==> 04-08: inputs <==
==> flow/design.v <==
module testpc(
	clock,   
	reset,   
	pc,   
	instruction,   
	mem_data,   
	mem_addr,   
	mem_wdata,   
	mwrite_enable,
	mread_enable,
	regwrite_enable,   
	write_addr,   
	reg_write_data   
	);
	input clock, reset;
	input [15:0] instruction, mem_data;
	output [15:0] pc, mem_addr, mem_wdata;
	output [15:0] reg_write_data;
	output mwrite_enable, mread_enable, regwrite_enable;
	output [2:0] write_addr;
	reg [15:0] pc, read_data1, read_data2, ext_imm_data, alu_result;
	reg [15:0] reg_write_data;
	reg [15:0] jump_addr, branch_addr;
	reg [15:0] mwrite_addr, mread_addr;
	reg [6:0] imm_data;
	reg [2:0] read_addr1, read_addr2, write_addr;
	reg [1:0] result_sel;
	reg regwrite_enable, func_sel, imm_sel, mwrite_enable;
	reg mread_enable, memtoreg_sel, jump_enable, branch_enable;
	reg [15:0] reg_table[0:7];
	reg [15:0] c, temp;
	reg c1, c2, s1;
	wire [15:0] b1;
	wire [15:0] and_result, not_result;
	assign mem_addr = alu_result;
	assign mem_wdata = read_data2;
	always@(posedge clock or negedge reset)
	begin
		if(reset == 1'b0)
			pc <= 16'b0000000000000000;
		else if(branch_enable == 1'b1)
		begin
			if(alu_result == 0)
				pc <= pc + branch_addr;
			else
				pc <= pc + 16'b0000000000000001;
		end
		else if(jump_enable == 1'b1)
			pc <= 16'b0000000000000000 + jump_addr;
		else
			pc <= pc + 16'b0000000000000001;
	end
	always@(instruction)
	begin
		begin
			if(instruction[15:13] == 3'b001 && instruction[3:0] <= 4'b0010)   
			begin
				if(instruction[3:0] == 4'b0000)   
				begin
					read_addr1 = instruction[12:10]; 
					read_addr2 = instruction[9:7];  
					write_addr = instruction[6:4];  
					imm_data = 7'b0000000;
					mwrite_addr = 16'b0000000000000000;
					mread_addr = 16'b0000000000000000;
					jump_addr = 16'b0000000000000000;
					branch_addr = 16'b0000000000000000;
					regwrite_enable = 1'b1;
					func_sel = 1'b0;
					result_sel = 2'b00;
					imm_sel = 1'b0;
					mwrite_enable = 1'b0;
					mread_enable = 1'b0;
					memtoreg_sel = 1'b0;
					jump_enable = 1'b0;
					branch_enable = 1'b0;
				end
				else if(instruction[3:0] == 4'b0001)   
				begin
					read_addr1 = instruction[12:10];  
					read_addr2 = instruction[9:7];  
					write_addr = instruction[6:4];  
					imm_data = 7'b0000000;
					mwrite_addr = 16'b0000000000000000;
					mread_addr = 16'b0000000000000000;
					jump_addr = 16'b0000000000000000;
					branch_addr = 16'b0000000000000000;
					regwrite_enable = 1'b1;
					func_sel = 1'b0;
					result_sel = 2'b10;
					imm_sel = 1'b0;
					mwrite_enable = 1'b0;
					mread_enable = 1'b0;
					memtoreg_sel = 1'b0;
					jump_enable = 1'b0;
					branch_enable =	1'b0;		
				end
				else   
				begin
					read_addr1 = instruction[12:10];  
					read_addr2 = instruction[9:7];  
					write_addr = instruction[6:4];  
					imm_data = 7'b0000000;
					mwrite_addr = 16'b0000000000000000;
					mread_addr = 16'b0000000000000000;
					jump_addr = 16'b0000000000000000;
					branch_addr = 16'b0000000000000000;
					regwrite_enable = 1'b1;
					func_sel = 1'b0;
					result_sel = 2'b11;
					imm_sel = 1'b0;
					mwrite_enable = 1'b0;
					mread_enable = 1'b0;
					memtoreg_sel = 1'b0;
					jump_enable = 1'b0;
					branch_enable =	1'b0;		
				end
			end
			else if(instruction[15:13] == 3'b011)   
			begin
				read_addr1 = instruction[12:10];  
				read_addr2 = 3'b000; 
				write_addr = instruction[9:7];  
				imm_data = instruction[6:0];  
				mwrite_addr = 16'b0000000000000000;
				mread_addr = 16'b0000000000000000;
				jump_addr = 16'b0000000000000000;
				branch_addr = 16'b0000000000000000;
				regwrite_enable = 1'b1;
				func_sel = 1'b0;
				result_sel = 2'b00;
				imm_sel = 1'b1;
				mwrite_enable = 1'b0;
				mread_enable = 1'b0;
				memtoreg_sel = 1'b0;
				jump_enable = 1'b0;
				branch_enable =	1'b0;	
			end
			else if(instruction[15:13] == 3'b100)   
			begin
				read_addr1 = instruction[12:10]; 
				read_addr2 = 3'b000;  
				write_addr = instruction[9:7]; 
				imm_data = instruction[6:0];  
				mwrite_addr = 16'b0000000000000000;
				mread_addr = instruction[12:10];
				jump_addr = 16'b0000000000000000;
				branch_addr = 16'b0000000000000000;
				regwrite_enable = 1'b1;
				func_sel = 1'b0;
				result_sel = 2'b00;
				imm_sel = 1'b1;
				mwrite_enable = 1'b0;
				mread_enable = 1'b1;
				memtoreg_sel = 1'b1;
				jump_enable = 1'b0;
				branch_enable =	1'b0;	
			end
			else if(instruction[15:13] == 3'b101)   
			begin
				read_addr1 = instruction[12:10]; 
				read_addr2 = instruction[9:7];
				write_addr = 3'b000;
				imm_data = instruction[6:0]; 
				mwrite_addr = instruction[9:7]; 
				mread_addr = 16'b0000000000000000;
				jump_addr = 16'b0000000000000000;
				branch_addr = 16'b0000000000000000;
				regwrite_enable = 1'b0;
				func_sel = 1'b0;
				result_sel = 2'b00;
				imm_sel = 1'b1;
				mwrite_enable = 1'b1;
				mread_enable = 1'b0;
				memtoreg_sel = 1'b0;
				jump_enable = 1'b0;
				branch_enable =	1'b0;	
			end
			else if(instruction[15:13] == 3'b110)   
			begin
				read_addr1 = instruction[12:10]; 
				read_addr2 = instruction[9:7]; 
				write_addr = 3'b000;
				imm_data = instruction[6:0]; 
				mwrite_addr = 16'b0000000000000000;
				mread_addr = 16'b0000000000000000;
				jump_addr = 16'b0000000000000000;
				branch_addr = instruction[6:0];
				regwrite_enable = 1'b0;
				func_sel = 1'b1;
				result_sel = 2'b00;
				imm_sel = 1'b0;
				mwrite_enable = 1'b0;
				mread_enable = 1'b0;
				memtoreg_sel = 1'b0;
				jump_enable = 1'b0;
				branch_enable =	1'b1;	
			end
			else if(instruction[15:13] == 3'b111)   
			begin
				read_addr1 = 3'b000;
				read_addr2 = 3'b000; 
				write_addr = 3'b000;
				imm_data = 7'b0000000;
				mwrite_addr = 16'b0000000000000000;
				mread_addr = 16'b0000000000000000;
				jump_addr = instruction[12:0];   
				branch_addr = 16'b0000000000000000;
				regwrite_enable = 1'b0;
				func_sel = 1'b0;
				result_sel = 2'b00;
				imm_sel = 1'b0;
				mwrite_enable = 1'b0;
				mread_enable = 1'b0;
				memtoreg_sel = 1'b0;
				jump_enable = 1'b1;
				branch_enable = 1'b0;	
			end
			else   
			begin
				read_addr1 = 3'b000;
				read_addr2 = 3'b000;
				write_addr = 3'b000;
				imm_data = 7'b0000000;
				mwrite_addr = 16'b0000000000000000;
				mread_addr = 16'b0000000000000000;
				jump_addr = 16'b0000000000000000;
				branch_addr = 16'b0000000000000000;
				regwrite_enable = 1'b0;
				func_sel = 1'b0;
				result_sel = 2'b00;
				imm_sel = 1'b0;
				mwrite_enable = 1'b0;
				mread_enable = 1'b0;
				memtoreg_sel = 1'b0;
				jump_enable = 1'b0;
				branch_enable =	1'b0;	
			end
		end
	end
	always@(alu_result, mem_data, memtoreg_sel)
	begin
		if(memtoreg_sel == 1'b1)
			reg_write_data = mem_data;
		else
			reg_write_data = alu_result;
	end
	always@(posedge clock or negedge reset)
	begin
		if(reset == 1'b0)   
		begin
			reg_table[0] <= 16'b0000000000000000;
			reg_table[1] <= 16'b0000000000000000;
			reg_table[2] <= 16'b0000000000000000;
			reg_table[3] <= 16'b0000000000000000;
			reg_table[4] <= 16'b0000000000000000;
			reg_table[5] <= 16'b0000000000000000;
			reg_table[6] <= 16'b0000000000000000;
			reg_table[7] <= 16'b0000000000000000;
		end
		else if(regwrite_enable == 1'b1)
			reg_table[write_addr] <= reg_write_data;
	end
	always@(*)
	begin
		read_data1 = reg_table[read_addr1];
		read_data2 = reg_table[read_addr2];
	end
	reg [15:0] mux_data;
	reg [15:0] adder_result;	
	always@(imm_data)
	begin
		if(imm_data[6] == 1'b1)
			ext_imm_data = 16'b1111111110000000 + imm_data;
		else
			ext_imm_data = 16'b0000000000000000 + imm_data;
	end
	always@(read_data2, ext_imm_data, imm_sel)
	begin
		if(imm_sel == 1'b0)
			mux_data = read_data2;
		else
			mux_data = ext_imm_data;
	end
	always@(mux_data, b1, func_sel)
	case(func_sel)
		1'b0 : temp = mux_data;
		1'b1 : temp = ~mux_data + 1;
	endcase
	assign b1 = temp;
	always@(*)
	begin
	adder_result[0] = read_data1[0] ^ b1[0];
	c[0] = read_data1[0] & b1[0];	
	s1 = b1[1] ^ c[0];
	c1 = b1[1] & c[0];
	adder_result[1] = read_data1[1] ^ s1;
	c2 = read_data1[1] & s1;
	c[1] = c1 | c2;
	s1 = b1[2] ^ c[1];
	c1 = b1[2] & c[1];
	adder_result[2] = read_data1[2] ^ s1;
	c2 = read_data1[2] & s1;
	c[2] = c1 | c2;	
	s1 = b1[3] ^ c[2];
	c1 = b1[3] & c[2];
	adder_result[3] = read_data1[3] ^ s1;
	c2 = read_data1[3] & s1;
	c[3] = c1 | c2;
	s1 = b1[4] ^ c[3];
	c1 = b1[4] & c[3];
	adder_result[4] = read_data1[4] ^ s1;
	c2 = read_data1[4] & s1;
	c[4] = c1 | c2;
	s1 = b1[5] ^ c[4];
	c1 = b1[5] & c[4];
	adder_result[5] = read_data1[5] ^ s1;
	c2 = read_data1[5] & s1;
	c[5] = c1 | c2;
	s1 = b1[6] ^ c[5];
	c1 = b1[6] & c[5];
	adder_result[6] = read_data1[6] ^ s1;
	c2 = read_data1[6] & s1;
	c[6] = c1 | c2;
	s1 = b1[7] ^ c[6];
	c1 = b1[7] & c[6];
	adder_result[7] = read_data1[7] ^ s1;
	c2 = read_data1[7] & s1;
	c[7] = c1 | c2;
	s1 = b1[8] ^ c[7];
	c1 = b1[8] & c[7];
	adder_result[8] = read_data1[8] ^ s1;
	c2 = read_data1[8] & s1;
	c[8] = c1 | c2;
	s1 = b1[9] ^ c[8];
	c1 = b1[9] & c[8];
	adder_result[9] = read_data1[9] ^ s1;
	c2 = read_data1[9] & s1;
	c[9] = c1 | c2;
	s1 = b1[10] ^ c[9];
	c1 = b1[10] & c[9];
	adder_result[10] = read_data1[10] ^ s1;
	c2 = read_data1[10] & s1;
	c[10] = c1 | c2;
	s1 = b1[11] ^ c[10];
	c1 = b1[11] & c[10];
	adder_result[11] = read_data1[11] ^ s1;
	c2 = read_data1[11] & s1;
	c[11] = c1 | c2;
	s1 = b1[12] ^ c[11];
	c1 = b1[12] & c[11];
	adder_result[12] = read_data1[12] ^ s1;
	c2 = read_data1[12] & s1;
	c[12] = c1 | c2;
	s1 = b1[13] ^ c[12];
	c1 = b1[13] & c[12];
	adder_result[13] = read_data1[13] ^ s1;
	c2 = read_data1[13] & s1;
	c[13] = c1 | c2;
	s1 = b1[14] ^ c[13];
	c1 = b1[14] & c[13];
	adder_result[14] = read_data1[14] ^ s1;
	c2 = read_data1[14] & s1;
	c[14] = c1 | c2;
	s1 = b1[15] ^ c[14];
	c1 = b1[15] & c[14];
	adder_result[15] = read_data1[15] ^ s1;
	c2 = read_data1[15] & s1;
	c[15] = c1 | c2;
	end
	assign and_result = read_data1 & mux_data;
	assign not_result = ~read_data1 + mux_data;
	always@(adder_result, and_result, not_result, result_sel)
	case(result_sel)
		2'b00 : alu_result = adder_result;
		2'b01 : 
		begin
			if(adder_result >= 0)
				alu_result = 8'b00000000;
			else
				alu_result = 8'b00000001;
		end
		2'b10 : alu_result = and_result;
		2'b11 : alu_result = not_result;
	endcase
endmodule
==> flow/run.sh <==
#!/bin/bash
# the make line also repeats each setting of config.mk as NAME=value (left out here)
make -C /OpenROAD-flow-scripts/flow DESIGN_CONFIG=/design/flow/config.mk WORK_HOME=/design/flow/orfs CLKGATE_MAP_FILE= finish
==> flow/config.mk <==
export PLATFORM = sky130hd
export DESIGN_NAME = testpc
export DESIGN_NICKNAME = testpc
export VERILOG_FILES = /design/flow/design.v
export SDC_FILE = /design/flow/constraint.sdc
export NUM_CORES = 4
export LEC_CHECK = 0
export ABC_AREA = 0
export CAP_MARGIN = 20
export CORE_MARGIN = 2
export CORE_UTILIZATION = 68
export CTS_CLUSTER_DIAMETER = 88
export CTS_CLUSTER_SIZE = 32
export GPL_ROUTABILITY_DRIVEN = 1
export SLEW_MARGIN = 20
==> flow/constraint.sdc <==
create_clock -name core_clock -period 13.2 [get_ports {clock}]
set_input_delay 2.6400 -clock core_clock [delete_from_list [all_inputs] [get_ports {clock}]]
set_output_delay 2.6400 -clock core_clock [all_outputs]
set_load 0.01 [all_outputs]
==> inputs of 06-09, as changes to 04-08 <==
ABC_AREA = unset   (was 0)
CORE_UTILIZATION = 72   (was 68)
CTS_CLUSTER_DIAMETER = 247   (was 88)
CTS_CLUSTER_SIZE = 37   (was 32)
GPL_ROUTABILITY_DRIVEN = unset   (was 1)
PLACE_DENSITY_LB_ADDON = 0.26   (was unset)
==> flow/constraint.sdc (replaced) <==
create_clock -name core_clock -period 12.1 [get_ports {clock}]
set_input_delay 2.4200 -clock core_clock [delete_from_list [all_inputs] [get_ports {clock}]]
set_output_delay 2.4200 -clock core_clock [all_outputs]
set_load 0.01 [all_outputs]
==> tab_implementation.tex <==
% Yosys + OpenROAD metrics
\begin{tabular}{lr}
\hline
Metric & Value \\
\hline
\multicolumn{2}{l}{\textbf{GRT}} \\
Grt met1 use & 0.809 \\
GR Util All Layers & 0.789 \\
Grt ovf & 49 \\
Met2 routing resource usage after global routing & 0.940 \\
Met3 routing resource usage after global routing & 0.635 \\
\multicolumn{2}{l}{\textbf{Synth}} \\
Largest cells by area & sky130\_fd\_sc\_hd\_\_dfrtp\_1 33\%, sky130\_fd\_sc\_hd\_\_mux2\_2 6.1\%, sky130\_fd\_sc\_hd\_\_o21ai\_0 4.9\% \\
\multicolumn{2}{l}{\textbf{Clock tree}} \\
Post-CTS Resized & 63 \\
\multicolumn{2}{l}{\textbf{Place}} \\
Final weighted congestion of routability-driven global placement & 1.10 \\
Detailed Place HPWL & 29900 µm \\
Post-placement cell count & 1631 \\
Setup WS pre-CTS & -1670 ps \\
Buffers on Ports & 103 \\
Placed inst area & about 0.013 mm² \\
\multicolumn{2}{l}{\textbf{Die}} \\
Standard-cell row count & between 40 and 50 \\
Core area & roughly 0.015 mm² \\
Core utilization before placement & 0.728 \\
Die Height & 127 µm \\
Horizontal die dimension & 127 µm \\
\multicolumn{2}{l}{\textbf{Status}} \\
Last step reached & global routing (5\_1\_grt) \\
Result of the run & aborted with a tool error \\
First reported error & [ERROR GRT-0232] Routing congestion too high. Check the congestion heatmap in the GUI. \\
\hline
\end{tabular}
-- figures above: 06-09

==> tab_implementation.tex <==
% Synthesis and place-and-route results
\begin{tabular}{lr}
\hline
Metric & Value \\
\hline
\multicolumn{2}{l}{\textbf{Status}} \\
Result of the run & complete, but fails checks \\
Failing Checks & setup timing \\
\multicolumn{2}{l}{\textbf{Die}} \\
Horizontal die dimension & 131 µm \\
Die Height & roughly 130 µm \\
\multicolumn{2}{l}{\textbf{GRT}} \\
Grt ovf & 0 \\
GR Util All Layers & 0.496 \\
Met2 routing resource usage after global routing & 0.738 \\
Grt met1 use & 0.604 \\
Met3 routing resource usage after global routing & 0.186 \\
\multicolumn{2}{l}{\textbf{Clock tree}} \\
Post-CTS Resized & 29 \\
\multicolumn{2}{l}{\textbf{Place}} \\
Setup WS pre-CTS & -1040 ps \\
Placed inst area & 0.0130 mm² \\
Detailed Place HPWL & 28600 µm \\
Buffers on Ports & 103 \\
\multicolumn{2}{l}{\textbf{Timing}} \\
Finish-stage setup viols & 1 \\
Final Worst Setup Slack & -67.3 ps \\
\multicolumn{2}{l}{\textbf{Synth}} \\
Largest cells by area & sky130\_fd\_sc\_hd\_\_dfrtp\_1 33\%, sky130\_fd\_sc\_hd\_\_mux2\_2 6.1\%, sky130\_fd\_sc\_hd\_\_o21ai\_0 4.9\% \\
\hline
\end{tabular}
-- figures above: 04-08

